// signalProcess
module signalProcess(clk, rst, SCK, MOSI, MISO, SSEL);
input clk;
input rst;
input SCK, SSEL, MOSI;
output MISO;
wire [7:0] dataByte;
wire [7:0] sendByte;
reg [7:0] compressedX [63:0];
reg [6:0] inputCounter;
wire byte_received;
reg signalReceived;
wire byteSent;
integer i;
integer j;
assign sendByte = compressedX[j[5:0]];
signalReceive srA(.clk(clk), .rst(rst), .SCK(SCK), .MOSI(MOSI), .byteReceived(byte_received), .dataByte(dataByte), .SSEL(SSEL));
always @(posedge clk)
begin 
  if(rst)
  begin
    i <= 0;
    inputCounter <= 7'b0000000;
  end
  else if(~signalReceived)
  begin
    if(byte_received)
    begin
      i <= i+1;
      inputCounter <= inputCounter + 7'b0000001; 
    end
  end
end
always @(posedge clk)
begin 
  if(~rst && ~signalReceived && byte_received && i >= 0 && i < 64)
    compressedX[i[5:0]] <= dataByte;
end
always @(posedge clk)
begin
  if(rst)
    signalReceived <= 1'b0;
  else
    signalReceived <= (inputCounter == 7'b1000000);
end
sending sB(.clk(clk), .rst(rst), .SCK(SCK), .MISO(MISO), .SSEL(SSEL), .data(sendByte), .signalReceived(signalReceived), .byteSent(byteSent));
always @(posedge clk)
begin
  if(rst)
    j <= -1;
  else if(signalReceived)
  begin
    if(byteSent)
    begin
      j <= j+1;
    end 
  end
end
endmodule
Size in the first run: roughly 600 flip-flops, roughly 6 I/O pins, ~24000 um^2 of cells after synthesis.
export LEC_CHECK = 0
export ABC_AREA = 1
export CAP_MARGIN = 20
export CORE_MARGIN = 2
export CORE_UTILIZATION = 72
export CTS_CLUSTER_DIAMETER = 282
export CTS_CLUSTER_SIZE = 10
export PLACE_DENSITY = 0.38
export SETUP_SLACK_MARGIN = 0.52
export SLEW_MARGIN = 20
create_clock -name core_clock -period 2.52 [get_ports {clk}]
run.sh (not shown) runs the stock make flow with config.mk's settings and CLKGATE_MAP_FILE=.
Edit:
==> flow/config.mk (replaced) <==
export PLATFORM = sky130hd
export DESIGN_NAME = signalProcess
export DESIGN_NICKNAME = signalProcess
export VERILOG_FILES = /design/flow/design.v
export SDC_FILE = /design/flow/constraint.sdc
export NUM_CORES = 4
export LEC_CHECK = 0
export CAP_MARGIN = 25
export CELL_PAD_IN_SITES_GLOBAL_PLACEMENT = 0
export CORE_ASPECT_RATIO = 0.91
export CORE_MARGIN = 2
export CORE_UTILIZATION = 72
export CTS_CLUSTER_DIAMETER = 25
export CTS_CLUSTER_SIZE = 46
export GPL_ROUTABILITY_DRIVEN = 1
export GPL_TIMING_DRIVEN = 1
export MIN_ROUTING_LAYER = met1
export PLACE_DENSITY_LB_ADDON = 0.0
export SETUP_SLACK_MARGIN = 0.72
export SLEW_MARGIN = 20
What happened: With this change the flow died in clock tree synthesis, error DPL-0033; die size falls by about 3.4%; synthesized area drops by 3.5%; synthesized cell count fell by 40%.
Edit:
==> flow/config.mk (replaced) <==
export PLATFORM = sky130hd
export DESIGN_NAME = signalProcess
export DESIGN_NICKNAME = signalProcess
export VERILOG_FILES = /design/flow/design.v
export SDC_FILE = /design/flow/constraint.sdc
export NUM_CORES = 4
export LEC_CHECK = 0
export CAP_MARGIN = 10
export CORE_MARGIN = 2
export CORE_UTILIZATION = 72
export CTS_CLUSTER_SIZE = 48
export PLACE_DENSITY_LB_ADDON = 0.0
export SETUP_SLACK_MARGIN = 0.71
export SLEW_MARGIN = 20
After rerunning: This time the run reached the layout checks and failed them: negative setup slack; die size stays flat; synthesized cell count does not change; synthesized area is unchanged.
Edit:
==> flow/config.mk (replaced) <==
export PLATFORM = sky130hd
export DESIGN_NAME = signalProcess
export DESIGN_NICKNAME = signalProcess
export VERILOG_FILES = /design/flow/design.v
export SDC_FILE = /design/flow/constraint.sdc
export NUM_CORES = 4
export LEC_CHECK = 0
export CAP_MARGIN = 20
export CORE_MARGIN = 2
export CORE_UTILIZATION = 71
export CTS_CLUSTER_SIZE = 13
export SETUP_SLACK_MARGIN = 0.35
export SLEW_MARGIN = 20
Now the flow went through all stages and came out clean.
Clock power falls by 21%.
Utilization falls by 9.1 points.
Maximum frequency rises by 22%.
Die area rises by 1.4%.
Sequential cell count is unchanged.
Power falls by 10%.
Wire length falls by 30%.

* * *

The RTL this note starts from:
==> flow/design.v <==
`timescale 1ns / 1ps
module signalReceive(clk, rst, SCK, MOSI, byteReceived, dataByte, SSEL);
input clk;
input rst;
input SCK, SSEL, MOSI;
output byteReceived;
output [7:0] dataByte;
reg [2:0] bitcnt;
reg byte_received;   
reg [7:0] byte_data_received;
assign byteReceived = byte_received;
assign dataByte = byte_data_received;
reg [2:0] SCKr;  
reg [2:0] SSELr;  
reg [1:0] MOSIr; 
always @(posedge clk) 
begin
  if (rst)
    SCKr <= 3'b000;
  else
    SCKr <= {SCKr[1:0], SCK};
end
wire SCK_risingedge = (SCKr[2:1]==2'b01);   
wire SCK_fallingedge = (SCKr[2:1]==2'b10);   
always @(posedge clk) 
begin
  if (rst)
    SSELr <= 3'b111;
  else
    SSELr <= {SSELr[1:0], SSEL};
end
wire SSEL_active = ~SSELr[1];   
wire SSEL_startmessage = (SSELr[2:1]==2'b10);   
wire SSEL_endmessage = (SSELr[2:1]==2'b01);   
always @(posedge clk) 
begin
  MOSIr <= {MOSIr[0], MOSI};
end
wire MOSI_data = MOSIr[1];
always @(posedge clk)
begin
  if(rst)
  begin
    bitcnt <= 3'b000;
  end
  else if(~SSEL_active)
  begin
    bitcnt <= 3'b000;
  end
  else
  begin
    if(SCK_risingedge)
    begin
      bitcnt <= bitcnt + 3'b001;
      byte_data_received <= {byte_data_received[6:0], MOSI_data};
    end
  end
end
always @(posedge clk)
begin    
  if (rst)
    byte_received <= 1'b0;
  else
    byte_received <= SSEL_active && SCK_risingedge && (bitcnt==3'b111);
end 
endmodule
module sending(clk, rst, SCK, MISO, SSEL, data, signalReceived, byteSent);
input clk;
input rst;
input SCK;
output MISO;
input SSEL;
input [7:0] data;
input signalReceived;
output byteSent;
reg byte_sent;
assign byteSent = byte_sent;
reg [7:0] byte_data_sent;
reg byte_sent_2clk;
reg [2:0] cnt;
reg [2:0] SCKr;  
always @(posedge clk) 
begin
 if (rst)
   SCKr <= 3'b000;
 else
   SCKr <= {SCKr[1:0], SCK};
end
wire SCK_risingedge = (SCKr[2:1]==2'b01);   
wire SCK_fallingedge = (SCKr[2:1]==2'b10);   
reg [2:0] SSELr;  
always @(posedge clk) 
begin
  if (rst)
    SSELr <= 3'b111;
  else
    SSELr <= {SSELr[1:0], SSEL};
end
wire SSEL_active = ~SSELr[1];   
wire SSEL_startmessage = (SSELr[2:1]==2'b10);   
wire SSEL_endmessage = (SSELr[2:1]==2'b01);   
always @(posedge clk) 
begin
  if(rst)
  begin
    cnt <= 3'b000;
    byte_data_sent <= 8'h00;
  end
  else if(signalReceived)
  begin
    if(~SSEL_active) 
    begin
      cnt<=3'b000;   
    end
    else
    begin
      if(byte_sent_2clk)
      begin
        byte_data_sent <= data;
      end
      if(SCK_risingedge)
      begin
        cnt <= cnt + 3'b001;
        byte_data_sent <= {byte_data_sent[6:0], 1'b0};
      end
    end
  end
end
always @(posedge clk)
begin
  if(rst)
  begin
    byte_sent_2clk <= 1'b0;
    byte_sent <= 1'b0;
  end
  else if(signalReceived)
  begin
    if (byte_sent_2clk)
    begin
      byte_sent_2clk <= 1'b0;
    end
    if (byte_sent)
    begin
      byte_sent_2clk <= 1'b1;
      byte_sent <= SSEL_active && SCK_risingedge && (cnt==3'b111);
    end
    else
    begin
      byte_sent <= SSEL_active && SCK_risingedge && (cnt==3'b111);
    end
  end
end
assign MISO = byte_data_sent[7];   
endmodule
`timescale 1ns / 1ps
module signalProcess(clk, rst, SCK, MOSI, MISO, SSEL);
input clk;
input rst;
input SCK, SSEL, MOSI;
output MISO;
wire [7:0] dataByte;
wire [7:0] sendByte;
reg [7:0] compressedX [63:0];
reg [6:0] inputCounter;
wire byte_received;
reg signalReceived;
wire byteSent;
integer i;
integer j;
assign sendByte = compressedX[j[5:0]];
signalReceive srA(.clk(clk), .rst(rst), .SCK(SCK), .MOSI(MOSI), .byteReceived(byte_received), .dataByte(dataByte), .SSEL(SSEL));
always @(posedge clk)
begin 
  if(rst)
  begin
    i <= 0;
    inputCounter <= 7'b0000000;
  end
  else if(~signalReceived)
  begin
    if(byte_received)
    begin
      i <= i+1;
      inputCounter <= inputCounter + 7'b0000001; 
    end
  end
end
always @(posedge clk)
begin 
  if(~rst && ~signalReceived && byte_received && i >= 0 && i < 64)
    compressedX[i[5:0]] <= dataByte;
end
always @(posedge clk)
begin
  if(rst)
    signalReceived <= 1'b0;
  else
    signalReceived <= (inputCounter == 7'b1000000);
end
sending sB(.clk(clk), .rst(rst), .SCK(SCK), .MISO(MISO), .SSEL(SSEL), .data(sendByte), .signalReceived(signalReceived), .byteSent(byteSent));
always @(posedge clk)
begin
  if(rst)
    j <= -1;
  else if(signalReceived)
  begin
    if(byteSent)
    begin
      j <= j+1;
    end 
  end
end
endmodule
Settings: LEC_CHECK=0, CAP_MARGIN=20, CORE_MARGIN=2, CORE_UTILIZATION=72, CTS_CLUSTER_DIAMETER=364, CTS_CLUSTER_SIZE=13, PLACE_DENSITY_LB_ADDON=0.15, SETUP_SLACK_MARGIN=0.35, SLEW_MARGIN=20; clock period 2.52 ns.
Then changed:
CTS_CLUSTER_DIAMETER = 25   (was 364)
PLACE_DENSITY_LB_ADDON = 0.25   (was 0.15)
With this change the flow ended with an error in clock tree synthesis.
Synthesized area stays the same.
Die size is unchanged.
Synthesized cell count is unchanged.
Then changed:
CAP_MARGIN = 40   (was 20)
CTS_CLUSTER_DIAMETER = unset   (was 25)
CTS_CLUSTER_SIZE = 51   (was 13)
PLACE_DENSITY_LB_ADDON = 0.0   (was 0.25)
SETUP_SLACK_MARGIN = 0.01   (was 0.35)
What happened:
- The new run finished with timing, DRC and antenna clean
- synthesized cell count is unchanged
- die size does not change
- synthesized area stays the same
Then changed:
CAP_MARGIN = 25   (was 40)
CELL_PAD_IN_SITES_GLOBAL_PLACEMENT = 0   (was unset)
CORE_ASPECT_RATIO = 1.3   (was unset)
CTS_CLUSTER_DIAMETER = 89   (was unset)
CTS_CLUSTER_SIZE = 17   (was 51)
GPL_ROUTABILITY_DRIVEN = 1   (was unset)
GPL_TIMING_DRIVEN = 1   (was unset)
MIN_ROUTING_LAYER = met1   (was unset)
PLACE_DENSITY = 0.37   (was unset)
PLACE_DENSITY_LB_ADDON = unset   (was 0.0)
SETUP_SLACK_MARGIN = 0.39   (was 0.01)
SLEW_MARGIN = 40   (was 20)
TNS_END_PERCENT = 60   (was unset)
Routed wire length rises by roughly a tenth. Total power drops by roughly a tenth. Clock-buffer cell count shrinks by 2. Synthesized cell count is unchanged. Final cell count shrinks slightly. Setup slack gets better by 0.021 ns. Critical path depth does not change. Clock skew increases by 0.0059 ns. Sequential share of layout area falls by 1.4 points. Clock power goes down by about a fifth. Global-route usage rose by 1.0 points.
Then changed:
ABC_AREA = 1   (was unset)
CAP_MARGIN = 20   (was 25)
CELL_PAD_IN_SITES_GLOBAL_PLACEMENT = unset   (was 0)
CORE_ASPECT_RATIO = unset   (was 1.3)
CTS_CLUSTER_DIAMETER = 282   (was 89)
CTS_CLUSTER_SIZE = 10   (was 17)
GPL_ROUTABILITY_DRIVEN = unset   (was 1)
GPL_TIMING_DRIVEN = unset   (was 1)
MIN_ROUTING_LAYER = unset   (was met1)
PLACE_DENSITY = unset   (was 0.37)
SETUP_SLACK_MARGIN = 0.52   (was 0.39)
SLEW_MARGIN = 20   (was 40)
TNS_END_PERCENT = unset   (was 60)
What happened: Routed wire length rises by 11%; clock power is higher by about 40%; sequential power is about the same.
Power and IR drop assume default switching activity.
